==> inputs of run F <==
==> flow/design.v <==
module pow2_LUT(
    input logic [1:0] selector, 
    output logic [31:0] out
);
always_comb 
begin
    case(selector)
        2'b00: out = 32'b1_0000000000000000000000000000000;
        2'b01: out = 32'b0_1101011101000100111111001100101;
        2'b10: out = 32'b0_1011010100000100111100110011001;
        2'b11: out = 32'b0_1001100000110111111100000101000;
        default: out = 'b0;
    endcase
end
endmodule
module LPW_pow2 #(
    parameter POW_FW = 15, 
    parameter POW_BW = 16,
    parameter BW = 8, 
    parameter FW = 2
)(
    input [BW-1:0] vec_in,
    output [POW_BW-1:0] vec_out
);
wire [BW-1:FW] int_part;
wire [FW-1:0] frac_part;
wire [BW-1:FW] shift_int;
wire [31:0] LUT_out;
wire [31:0] LUT_inter;
wire [BW-1:0] comp_in;
assign comp_in = ~vec_in + 1;
assign int_part = comp_in[BW-1:FW];
assign frac_part = comp_in[FW-1:0];
pow2_LUT LUT(
    .selector(frac_part),
    .out(LUT_out)
);
assign LUT_inter = LUT_out >> int_part;
assign vec_out = LUT_inter[31:16];
endmodule
module pow2 #(
    parameter BW = 8,
    parameter VEC_SIZE = 5,
    parameter FW = 2,
    parameter POW_BW = 16,
    parameter POW_FW = 15
)(
    input [VEC_SIZE-1:0][BW-1:0] vec_in,
    input [BW-1:0] max_in,
    output [VEC_SIZE-1:0][POW_BW-1:0] pow_out
);
wire [VEC_SIZE-1:0][BW-1:0] normed_in;
genvar i;
generate
    for(i = 0; i < VEC_SIZE; i++)
    begin : c
        assign normed_in[i] = vec_in[i] - max_in;
    end
endgenerate
generate
    for (i = 0; i < VEC_SIZE; i++)
    begin : pow_gen
        LPW_pow2 #(.BW(BW), .FW(FW), .POW_BW(POW_BW), .POW_FW(POW_FW)) power_linear (
            .vec_in(normed_in[i]),
            .vec_out(pow_out[i])
        );
    end
endgenerate
endmodule
module int_max #(
    parameter BW = 8,
    parameter FW = 2,
    parameter VEC_SIZE = 5
    )(
    input wire [VEC_SIZE-1:0][BW-1:0] int_max_in,
    output wire [BW-1:0] max_out
);
wire [2*VEC_SIZE-1:1][BW-1:0] int_max_tree;
function [BW-1:0] ciel;
    input [BW-1:0] in_val;
    begin
        if(in_val[FW-1:0] != 0)
        begin
            ciel = {in_val[BW-1:FW], 2'b00} + {{BW-3{1'b0}},3'b100};
        end
        else
        begin
            ciel = {in_val[BW-1:FW], 2'b00};
        end
    end
endfunction
genvar i;
generate
    for(i = 0; i < VEC_SIZE; i = i + 1)
    begin : base
        assign int_max_tree[i + VEC_SIZE] = ciel(int_max_in[i]);
    end
    for(i = VEC_SIZE-1; i > 0; i = i - 1)
    begin : rest
        assign int_max_tree[i] = ($signed(int_max_tree[i*2]) < $signed(int_max_tree[i*2 + 1]))? int_max_tree[i*2+1] : int_max_tree[i*2];
    end
endgenerate
assign max_out = int_max_tree[1];
endmodule
module reduction #(
    parameter BW = 16,
    parameter FW = 15,
    parameter OUT_BW = 16,
    parameter OUT_FW = 6,
    parameter VEC_SIZE = 5
)(
    input wire [VEC_SIZE-1:0][BW-1:0] vec_in,
    output wire [OUT_BW-1:0] vec_out
);
    wire [2*VEC_SIZE-1:1][31:0] tree;
    genvar i;
    generate
        for(i = 0; i < VEC_SIZE; i++)
        begin : a
            assign tree[i + VEC_SIZE] = {{(32-BW){1'b0}}, vec_in[i]};
        end
        for(i = VEC_SIZE-1; i > 0; i--)
        begin : b
            assign tree[i] = tree[2*i] + tree[2*i+1];
        end
    endgenerate
    assign vec_out = tree[1][24:9];
endmodule
module unnormed_softmax #(
    parameter BW = 8,
    parameter FW = 2,
    parameter POW_BW = 16,
    parameter POW_FW = 15,
    parameter ACCUM_BW = 16,
    parameter ACCUM_FW = 6,
    parameter VEC_SIZE = 4
)(
    input [VEC_SIZE-1:0][BW-1:0] vec_in,
    output [VEC_SIZE-1:0][POW_BW-1:0] vec_out,
    output [BW-1:0] max_out,
    output [ACCUM_BW-1:0] sum_out
);
    wire [BW-1:0] max_val;
    int_max #(.BW(BW), .FW(FW), .VEC_SIZE(VEC_SIZE)) max_instance(
        .int_max_in(vec_in),
        .max_out(max_val)
    );
    wire [VEC_SIZE-1:0][POW_BW-1:0] pow_vals;
    pow2 #( .BW(BW), .VEC_SIZE(VEC_SIZE), .FW(FW), .POW_BW(POW_BW), .POW_FW(POW_FW)) pow_2_unit(
        .vec_in(vec_in),
        .max_in(max_val),
        .pow_out(pow_vals)
    );
    wire [ACCUM_BW-1:0] sum;
    reduction #(.BW(POW_BW), .FW(POW_FW), .OUT_BW(ACCUM_BW), .OUT_FW(ACCUM_FW), .VEC_SIZE(VEC_SIZE)) accum_unit(
        .vec_in(pow_vals),
        .vec_out(sum)
    );
    assign vec_out = pow_vals;
    assign sum_out = sum;
    assign max_out = max_val;
endmodule
module reciep_MLUT (
    input logic [3:0] selector,
    output logic [15:0] value
);
always_comb 
begin  
    case(selector)
        'd0: value = 16'b1000000001000001;
        'd1: value = 16'b1111111111100000;
        'd2: value = 16'b1111111111110110;
        'd3: value = 16'b1111111111111011;
        'd4: value = 16'b1111111111111101;
        'd5: value = 16'b1111111111111110;
        'd6: value = 16'b1111111111111111;
        'd7: value = 16'b1111111111111111;
        'd8: value = 16'b0;
        'd9: value = 16'b0; 
        default:
        value = 'b0;
    endcase
end
endmodule
module reciep_CLUT (
    input logic [3:0] selector,
    output logic [31:0] value
);
always_comb 
begin  
    case(selector)
        'd0: value = 32'b00000000000111111111111111000000;
        'd1: value = 32'b00000000000000000001100000000000;
        'd2: value = 32'b00000000000000000000110101010101;
        'd3: value = 32'b00000000000000000000100101010101;
        'd4: value = 32'b00000000000000000000011100110011;
        'd5: value = 32'b00000000000000000000010111011101;
        'd6: value = 32'b00000000000000000000010001001001;
        'd7: value = 32'b00000000000000000000110101010101;
        'd8: value = 32'b00000000000000000000001111000111;
        'd9: value = 32'b00000000000000000000001101100000;
        default:
        value = 'b0;
    endcase
end
endmodule
module norm #(
    parameter BW = 8,
    parameter ACCUM_BW = 16,
    parameter ACCUM_FW = 6,
    parameter VEC_SIZE = 10
)(
    input [VEC_SIZE-1:0][ACCUM_BW-1:0] vec_in,
    input [ACCUM_BW-1:0] denom_in,
    input [BW-1:0] max,
    output [VEC_SIZE-1:0][31:0] vec_out
);
logic [3:0] sel_wire;
assign sel_wire = denom_in[ACCUM_FW+3:ACCUM_FW];
wire [15:0] m_val;
wire [31:0] c_val;
wire [31:0] reciep_val_mult;
wire [31:0] reciep_val;
reciep_MLUT MLUT(
    .selector(sel_wire),
    .value(m_val)
);
reciep_CLUT CLUT(
    .selector(sel_wire),
    .value(c_val)
);
assign reciep_val_mult = m_val *  denom_in;
assign reciep_val = reciep_val_mult + c_val;
wire [VEC_SIZE-1:0][31:0] div_out;
genvar i;
generate
    for(i = 0; i < VEC_SIZE; i++) 
    begin : a
        assign div_out[i] = vec_in[i] * reciep_val;
    end
endgenerate
generate
    for(i = 0; i < VEC_SIZE; i++) 
    begin : p
        assign vec_out[i] = div_out[i];
    end
endgenerate
endmodule
module softermax #(
    parameter BW = 8,
    parameter FW = 2,
    parameter POW_BW = 16,
    parameter POW_FW = 6,
    parameter ACCUM_BW = 16,
    parameter ACCUM_FW = 6,
    parameter VEC_SIZE = 10
)(
    input clk,
    input  [VEC_SIZE*BW-1:0] unnormed_in,
    output [VEC_SIZE*32-1:0] final_softmax
);
    logic [ACCUM_BW-1:0] sum_out;
    logic [VEC_SIZE-1:0][POW_BW-1:0] pow_out;
    logic [BW-1:0] max_out;
    logic [ACCUM_BW-1:0] sum_out_q;
    logic [VEC_SIZE-1:0][POW_BW-1:0] pow_out_q;
    logic [BW-1:0] max_out_q;
    logic [VEC_SIZE-1:0][31:0] soft_out;
    logic [VEC_SIZE-1:0][31:0] soft_out_q;
    logic [VEC_SIZE-1:0][BW-1:0] unnormed_in_q;
    always_ff @(posedge clk)
    begin
        unnormed_in_q <= unnormed_in;
        sum_out_q <= sum_out;
        pow_out_q <= pow_out;
        max_out_q <= max_out;
        soft_out_q <= soft_out;
    end
    unnormed_softmax #(.VEC_SIZE(VEC_SIZE), .BW(BW), .FW(FW), .POW_BW(POW_BW), .POW_FW(POW_FW), .ACCUM_BW(ACCUM_BW), .ACCUM_FW(ACCUM_FW)) unnormed_instance(
        .vec_in(unnormed_in_q),
        .vec_out(pow_out),
        .sum_out(sum_out),
        .max_out(max_out)
    );
    norm #(.VEC_SIZE(VEC_SIZE), .BW(BW), .ACCUM_BW(ACCUM_BW), .ACCUM_FW(ACCUM_FW)) norm_unit(
        .vec_in(pow_out_q),
        .denom_in(sum_out_q),
        .max(max_out_q),
        .vec_out(soft_out)
    );
    assign final_softmax = soft_out_q;
endmodule
==> flow/run.sh <==
#!/bin/bash
# the make line also repeats each setting of config.mk as NAME=value (left out here)
make -C /OpenROAD-flow-scripts/flow DESIGN_CONFIG=/design/flow/config.mk WORK_HOME=/design/flow/orfs CLKGATE_MAP_FILE= finish
==> flow/config.mk <==
export PLATFORM = sky130hd
export DESIGN_NAME = softermax
export DESIGN_NICKNAME = softermax
export VERILOG_FILES = /design/flow/design.v
export SDC_FILE = /design/flow/constraint.sdc
export NUM_CORES = 4
export LEC_CHECK = 0
export CAP_MARGIN = 20
export CORE_MARGIN = 2
export CORE_UTILIZATION = 40
export SETUP_SLACK_MARGIN = -1.6
export SLEW_MARGIN = 20
==> flow/constraint.sdc <==
create_clock -name core_clock -period 17.1 [get_ports {clk}]
set_input_delay 3.4200 -clock core_clock [delete_from_list [all_inputs] [get_ports {clk}]]
set_output_delay 3.4200 -clock core_clock [all_outputs]
set_load 0.01 [all_outputs]
==> inputs of run P, as changes to run F <==
--- a/flow/config.mk
+++ b/flow/config.mk
@@ -8,5 +8,4 @@
 export CAP_MARGIN = 20
 export CORE_MARGIN = 2
 export CORE_UTILIZATION = 40
-export SETUP_SLACK_MARGIN = -1.6
 export SLEW_MARGIN = 20
==> comparison <==
Final cell count is about the same in run P and run F. In synthesized area, run F and run P do not differ. Run P completed with no timing, DRC or antenna violations. Run F produced a layout that fails on setup timing. Sequential share of layout area: run F is higher than run P (0.056 points). In flip-flop count, run P and run F do not differ. Against run F, the wire length of run P is higher by 0.32%.


==> inputs of run a <==
// softermax: RTL as listed in full above, without the edits since
Settings: LEC_CHECK=0, CAP_MARGIN=20, CORE_MARGIN=2, CORE_UTILIZATION=68, MAX_ROUTING_LAYER=met4, SLEW_MARGIN=20; clock period 13.2 ns.
run.sh (not shown) runs the stock make flow with config.mk's settings and CLKGATE_MAP_FILE=.
==> run b: changes against run a <==
- CORE_UTILIZATION: 68 -> 72
- CTS_CLUSTER_DIAMETER: default -> 366
- CTS_CLUSTER_SIZE: default -> 51
- MAX_ROUTING_LAYER: met4 -> default
- PLACE_DENSITY: default -> 0.35
- SETUP_SLACK_MARGIN: default -> -0.6
==> flow/constraint.sdc (replaced) <==
create_clock -name core_clock -period 9.47 [get_ports {clk}]
set_input_delay 1.8940 -clock core_clock [delete_from_list [all_inputs] [get_ports {clk}]]
set_output_delay 1.8940 -clock core_clock [all_outputs]
set_load 0.01 [all_outputs]
==> comparison table <==
|  | run a | run b |
|---|---|---|
| Die ar. | 0.217 sq mm | 0.205 sq mm |
| Flip-flop and latch count after synthesis | 592 | 592 |
| Area fraction in full adders, half adders and majority gates | 53.4% | 53.4% |
| Final GP Congestion | 1.01 | 1.01 |
| Die y size | 466 um | 453 um |
| Placed wire-length estimate | 342000 um | 418000 um |
| Placement Cell Area | 0.162 sq mm | 0.171 sq mm |
| Pre-CTS setup slack | -4.00 ns | -7.69 ns |
| Core outline area | 0.212 sq mm | 0.200 sq mm |
| Status | failed layout checks | aborted with a tool error |
| Last stage reached | - | global routing |
| Violated checks | setup timing | - |
| Post-synthesis sequential area ratio | 8.16% | 8.16% |
| Count of placed standard cells including taps | 20153 | 20906 |
| # Post-CTS Setup Buffers | 53 | 29 |
| Cell row count | 169 | 164 |
| Initial core utilization | 68.4% | 72.6% |
| Floorplan die width | 466 um | 453 um |
| Total clock buffers created by CTS | 81 | 15 |
| # H-tree levels | 3 | 1 |
| Post-cts hold buffer count | 0 | 0 |
| Number of gates resized after cts | 154 | 165 |


==> 01-17 <==
// softermax: RTL as listed in full above, without the edits since
make LEC_CHECK=0 CAP_MARGIN=20 CORE_MARGIN=2 CORE_UTILIZATION=33 CTS_CLUSTER_DIAMETER=273 PLACE_DENSITY_LB_ADDON=0.18 SLEW_MARGIN=30 finish   # period 9.68 ns
==> 05-07 (differences from 01-17) <==
Settings changed: CORE_UTILIZATION 33 to 68, CTS_CLUSTER_DIAMETER 273 to not set, PLACE_DENSITY_LB_ADDON 0.18 to not set, SLEW_MARGIN 30 to 20, TNS_END_PERCENT set to 5.
==> flow/constraint.sdc (replaced) <==
create_clock -name core_clock -period 13.2 [get_ports {clk}]
set_input_delay 2.6400 -clock core_clock [delete_from_list [all_inputs] [get_ports {clk}]]
set_output_delay 2.6400 -clock core_clock [all_outputs]
set_load 0.01 [all_outputs]
==> 10-05 (differences from 01-17) <==
Settings changed: CAP_MARGIN 20 to 15, CORE_UTILIZATION 33 to 72, CTS_CLUSTER_DIAMETER 273 to not set, CTS_CLUSTER_SIZE set to 72, PLACE_DENSITY set to 0.67, PLACE_DENSITY_LB_ADDON 0.18 to not set, SLEW_MARGIN 30 to 35.
==> flow/constraint.sdc (replaced) <==
create_clock -name core_clock -period 14.6 [get_ports {clk}]
set_input_delay 2.9200 -clock core_clock [delete_from_list [all_inputs] [get_ports {clk}]]
set_output_delay 2.9200 -clock core_clock [all_outputs]
set_load 0.01 [all_outputs]
==> comparison <==
- 05-07 finished with negative setup slack left. 10-05 completed, yet does not pass: negative setup slack. 01-17 reached the layout checks and failed them: negative setup slack.
- Of 10-05 and 01-17, 10-05 has the higher global-route usage (gap 22 points).
- Against 01-17, the clock skew of 10-05 is lower by 48 ps.
- In synthesized cell count, 10-05 and 01-17 do not differ.
- In critical path depth, 05-07 and 10-05 do not differ.
- Sequential cell count is the same in 01-17 and 05-07.
- The highest routed wire length belongs to 01-17, the lowest to 05-07.
- Core utilization: 01-17 < 05-07 < 10-05.
- Worst hold slack: 01-17 > 10-05 > 05-07.
- In 05-07 the die area is higher than in 10-05, by about 6%.
==> figures <==
Outcome: 10-05 failed layout checks; 01-17 failed layout checks; 05-07 failed layout checks
Reasons for failing layout checks: 10-05 negative setup slack; 01-17 negative setup slack; 05-07 negative setup slack
Largest fanout on the critical path: 10-05 6; 01-17 8; 05-07 8
Max incr delay on CP: 10-05 570 ps; 01-17 540 ps; 05-07 520 ps
Chip Width: 10-05 453 µm; 01-17 668 µm; 05-07 466 µm
Worst hold slack: 10-05 757 ps; 01-17 762 ps; 05-07 600 ps
Utilization after layout: 10-05 81.4%; 01-17 42.7%; 05-07 78.2%
Drt pass-1 iters: 10-05 12; 01-17 5; 05-07 7
Die height: 10-05 453 µm; 01-17 668 µm; 05-07 466 µm
PnR worst setup slack: 10-05 -2210 ps; 01-17 -6670 ps; 05-07 -3480 ps
Pin count of the biggest net entering global routing: 10-05 104; 01-17 63; 05-07 113
Wire length per cell after detailed routing: 10-05 22.4 µm; 01-17 20.4 µm; 05-07 21.6 µm
Arrival @ worst endpoint: 10-05 17420 ps; 01-17 17130 ps; 05-07 17290 ps
Register cell area after layout: 10-05 0.0119 mm²; 01-17 0.0119 mm²; 05-07 0.0119 mm²
Required time at the endpoint of the critical path: 10-05 15200 ps; 01-17 10460 ps; 05-07 13810 ps
Shortest period the worst path allows: 10-05 16810 ps; 01-17 16350 ps; 05-07 16680 ps
Post-CTS sizing: 10-05 140; 01-17 492; 05-07 136
Clock slew at reported path FFs: 10-05 60 ps; 01-17 70 ps; 05-07 60 ps
Clock buffers: 10-05 102; 01-17 105; 05-07 98
Weighted congestion reported at the end of routability-driven placement: 10-05 0.997; 01-17 0.883; 05-07 0.966
Met3 Usage GRT: 10-05 11.8%; 01-17 3.07%; 05-07 9.31%
